v49:
==> flow/design.v (excerpt) <==
module buck_v1_0 #(
  parameter model_data_width = 25,
  parameter model_decimal_width = 16
)(
  input aclk, 
  input resetn, 
  input clock_enable,
  input pwm, 
  input signed [model_data_width-1:0] input_voltage,
  input signed [model_data_width-1:0] period_inductor,
  input signed [model_data_width-1:0] period_capacitor,
  input signed [model_data_width-1:0] inverse_resistor,
  output reg signed [model_data_width-1:0] inductor_current,
  output signed [model_data_width-1:0] capacitor_current,
  output signed [model_data_width-1:0] output_current,
  output reg signed [model_data_width-1:0] output_voltage  
);
Settings: LEC_CHECK=0, ABC_AREA=1, CAP_MARGIN=15, CORE_MARGIN=2, CORE_UTILIZATION=72, CTS_CLUSTER_DIAMETER=299, HOLD_SLACK_MARGIN=0.29, MAX_ROUTING_LAYER=met4, SETUP_SLACK_MARGIN=-1.36, SLEW_MARGIN=20; clock period 14.1 ns.
run.sh (not shown) runs the stock make flow with config.mk's settings and CLKGATE_MAP_FILE=.
Although it ran to completion, v49 produced a layout that fails the final checks because of negative setup slack.
Setup changes, v49 to v56
# v49
export LEC_CHECK = 0
export ABC_AREA = 1
export CAP_MARGIN = 15
export CORE_MARGIN = 2
export CORE_UTILIZATION = 72
export CTS_CLUSTER_DIAMETER = 299
export HOLD_SLACK_MARGIN = 0.29
export MAX_ROUTING_LAYER = met4
export SETUP_SLACK_MARGIN = -1.36
export SLEW_MARGIN = 20
create_clock -name core_clock -period 14.1 [get_ports {aclk}]
# v56
export LEC_CHECK = 0
export CAP_MARGIN = 20
export CORE_MARGIN = 2
export CORE_UTILIZATION = 65
export SLEW_MARGIN = 20
create_clock -name core_clock -period 25.4 [get_ports {aclk}]
[summary]
v56 closes out successfully: all stages finished, all timing, DRC and antenna checks passed. Changes observed in v56 relative to v49: number of buffer and inverter stages on the critical path down 6. Number of inserted filler cells in the final layout for v56: 3328 up relative to v49. Of the two values seen for slowest stage cell on the critical path, o21ai_0 was produced by v49 and clkdlybuf4s50_1 by v56.
The following lists how v19 was set up differently from v56:
# v56
export LEC_CHECK = 0
export CAP_MARGIN = 20
export CORE_MARGIN = 2
export CORE_UTILIZATION = 65
export SLEW_MARGIN = 20
create_clock -name core_clock -period 25.4 [get_ports {aclk}]
# v19
export LEC_CHECK = 0
export CAP_MARGIN = 10
export CORE_MARGIN = 2
export CORE_UTILIZATION = 71
export CTS_CLUSTER_DIAMETER = 364
export CTS_CLUSTER_SIZE = 41
export SLEW_MARGIN = 20
create_clock -name core_clock -period 14.0 [get_ports {aclk}]
### Flow results
- v19 completed end to end; final checks failed (negative setup slack).
- inverse_resistor[4] as the timing startpoint of the critical path was reported by v56, and inverse_resistor[6] by v19.
- v19 against v56: clock skew roughly the same, global-route wire length before repair higher.
Input changes introduced in v26 (baseline for comparison: v19):
# v19
export LEC_CHECK = 0
export CAP_MARGIN = 10
export CORE_MARGIN = 2
export CORE_UTILIZATION = 71
export CTS_CLUSTER_DIAMETER = 364
export CTS_CLUSTER_SIZE = 41
export SLEW_MARGIN = 20
create_clock -name core_clock -period 14.0 [get_ports {aclk}]
# v26
export LEC_CHECK = 0
export CAP_MARGIN = 20
export CORE_ASPECT_RATIO = 0.5
export CORE_MARGIN = 2
export CORE_UTILIZATION = 40
export CTS_CLUSTER_SIZE = 11
export SLEW_MARGIN = 20
create_clock -name core_clock -period 28.0 [get_ports {aclk}]
Notes after the runs:
- v26 did not stop at any stage, and its layout met the timing, design-rule and antenna checks.
- Combinational fraction of the cell area (v26 over v19): increase, 5.2 points
- Sequential share of layout area: v26 vs v19 — no meaningful difference
- Looking at area growth from synthesis to layout, v26 sits 12 points lower than v19 does.
- Site row count (v26 over v19): decrease, 7
- Delta(core region area, v26 - v19) > 0

The RTL this note starts from:
==> flow/design.v <==
module buck_v1_0 #(
  parameter model_data_width = 25,
  parameter model_decimal_width = 16
)(
  input aclk, 
  input resetn, 
  input clock_enable,
  input pwm, 
  input signed [model_data_width-1:0] input_voltage,
  input signed [model_data_width-1:0] period_inductor,
  input signed [model_data_width-1:0] period_capacitor,
  input signed [model_data_width-1:0] inverse_resistor,
  output reg signed [model_data_width-1:0] inductor_current,
  output signed [model_data_width-1:0] capacitor_current,
  output signed [model_data_width-1:0] output_current,
  output reg signed [model_data_width-1:0] output_voltage  
);
  wire signed [model_data_width-1:0] voltage_diff;  
  wire signed [(model_data_width*2)-1:0] voltage_diff_intl_2width;  
  wire signed [model_data_width-1:0] voltage_diff_intl;  
  wire signed [(model_data_width*2)-1:0] capacitor_current_intc_2width;  
  wire signed [model_data_width-1:0] capacitor_current_intc;  
  wire signed [(model_data_width*2)-1:0] output_current_2width;  
  assign voltage_diff = pwm? input_voltage - output_voltage: -output_voltage;
  assign voltage_diff_intl_2width = voltage_diff * period_inductor;
  assign voltage_diff_intl = voltage_diff_intl_2width >>> model_decimal_width;
  always @(posedge aclk)
    if (!resetn)
      inductor_current <= 0;
    else 
      if (clock_enable)
        inductor_current <= inductor_current + voltage_diff_intl;
  assign capacitor_current = inductor_current - output_current;
  assign capacitor_current_intc_2width = capacitor_current * period_capacitor;
  assign capacitor_current_intc = capacitor_current_intc_2width >>> model_decimal_width;
  always @(posedge aclk)
    if (!resetn)
      output_voltage <= 0;
    else 
      if (clock_enable)
        output_voltage <= output_voltage + capacitor_current_intc;
  assign output_current_2width = output_voltage * inverse_resistor;
  assign output_current = output_current_2width >>> model_decimal_width;
endmodule
make LEC_CHECK=0 CAP_MARGIN=40 CELL_PAD_IN_SITES_DETAIL_PLACEMENT=2 CORE_ASPECT_RATIO=1.09 CORE_MARGIN=2 CORE_UTILIZATION=40 CTS_CLUSTER_SIZE=22 GPL_ROUTABILITY_DRIVEN=0 HOLD_SLACK_MARGIN=0.1 MAX_ROUTING_LAYER=met5 SLEW_MARGIN=20 finish   # period 16.9 ns
The first run ended with an error in global routing (5_1_grt).
Edit:
--- a/flow/config.mk
+++ b/flow/config.mk
@@ -7,9 +7,9 @@
 export LEC_CHECK = 0
-export CAP_MARGIN = 40
-export CELL_PAD_IN_SITES_DETAIL_PLACEMENT = 2
+export CAP_MARGIN = 35
+export CELL_PAD_IN_SITES_DETAIL_PLACEMENT = 0
 export CORE_ASPECT_RATIO = 1.09
-export CORE_MARGIN = 2
-export CORE_UTILIZATION = 40
+export CORE_MARGIN = 9
+export CORE_UTILIZATION = 15
 export CTS_CLUSTER_SIZE = 22
-export GPL_ROUTABILITY_DRIVEN = 0
+export GPL_ROUTABILITY_DRIVEN = 1
 export HOLD_SLACK_MARGIN = 0.1
==> flow/constraint.sdc (replaced) <==
create_clock -name core_clock -period 27.1 [get_ports {aclk}]
set_input_delay 5.4200 -clock core_clock [delete_from_list [all_inputs] [get_ports {aclk}]]
set_output_delay 5.4200 -clock core_clock [all_outputs]
set_load 0.01 [all_outputs]
=> With this change the flow completed with no timing, DRC or antenna violations; area after synthesis does not change; die area increases to 2.8 times its value; synthesized cell count stays the same.
Edit:
==> flow/config.mk (replaced) <==
export PLATFORM = sky130hd
export DESIGN_NAME = buck_v1_0
export DESIGN_NICKNAME = buck_v1_0
export VERILOG_FILES = /design/flow/design.v
export SDC_FILE = /design/flow/constraint.sdc
export NUM_CORES = 4
export LEC_CHECK = 0
export CAP_MARGIN = 20
export CORE_MARGIN = 2
export CORE_UTILIZATION = 72
export CTS_CLUSTER_DIAMETER = 155
export MAX_ROUTING_LAYER = met4
export SLEW_MARGIN = 20
==> flow/constraint.sdc (replaced) <==
create_clock -name core_clock -period 18.3 [get_ports {aclk}]
set_input_delay 3.6600 -clock core_clock [delete_from_list [all_inputs] [get_ports {aclk}]]
set_output_delay 3.6600 -clock core_clock [all_outputs]
set_load 0.01 [all_outputs]
- With this change the flow produced a layout that fails on negative setup slack
- synthesized area does not change
- via count increases by 7.9%
- sequential share of layout area stays flat
- routed wire length came out lower by 14%
- cell area went down by 0.41%
- worst setup slack is worse by 4.2 ns
Edit:
--- a/flow/config.mk
+++ b/flow/config.mk
@@ -9,5 +9,3 @@
 export CORE_MARGIN = 2
-export CORE_UTILIZATION = 72
-export CTS_CLUSTER_DIAMETER = 155
-export MAX_ROUTING_LAYER = met4
+export CORE_UTILIZATION = 40
 export SLEW_MARGIN = 20
==> flow/constraint.sdc (replaced) <==
create_clock -name core_clock -period 28.0 [get_ports {aclk}]
set_input_delay 5.6000 -clock core_clock [delete_from_list [all_inputs] [get_ports {aclk}]]
set_output_delay 5.6000 -clock core_clock [all_outputs]
set_load 0.01 [all_outputs]
The changed run produced a clean layout.
Area after synthesis is unchanged.
Global-route usage came out lower by 19 points.
Final area is lower by 6.5%.
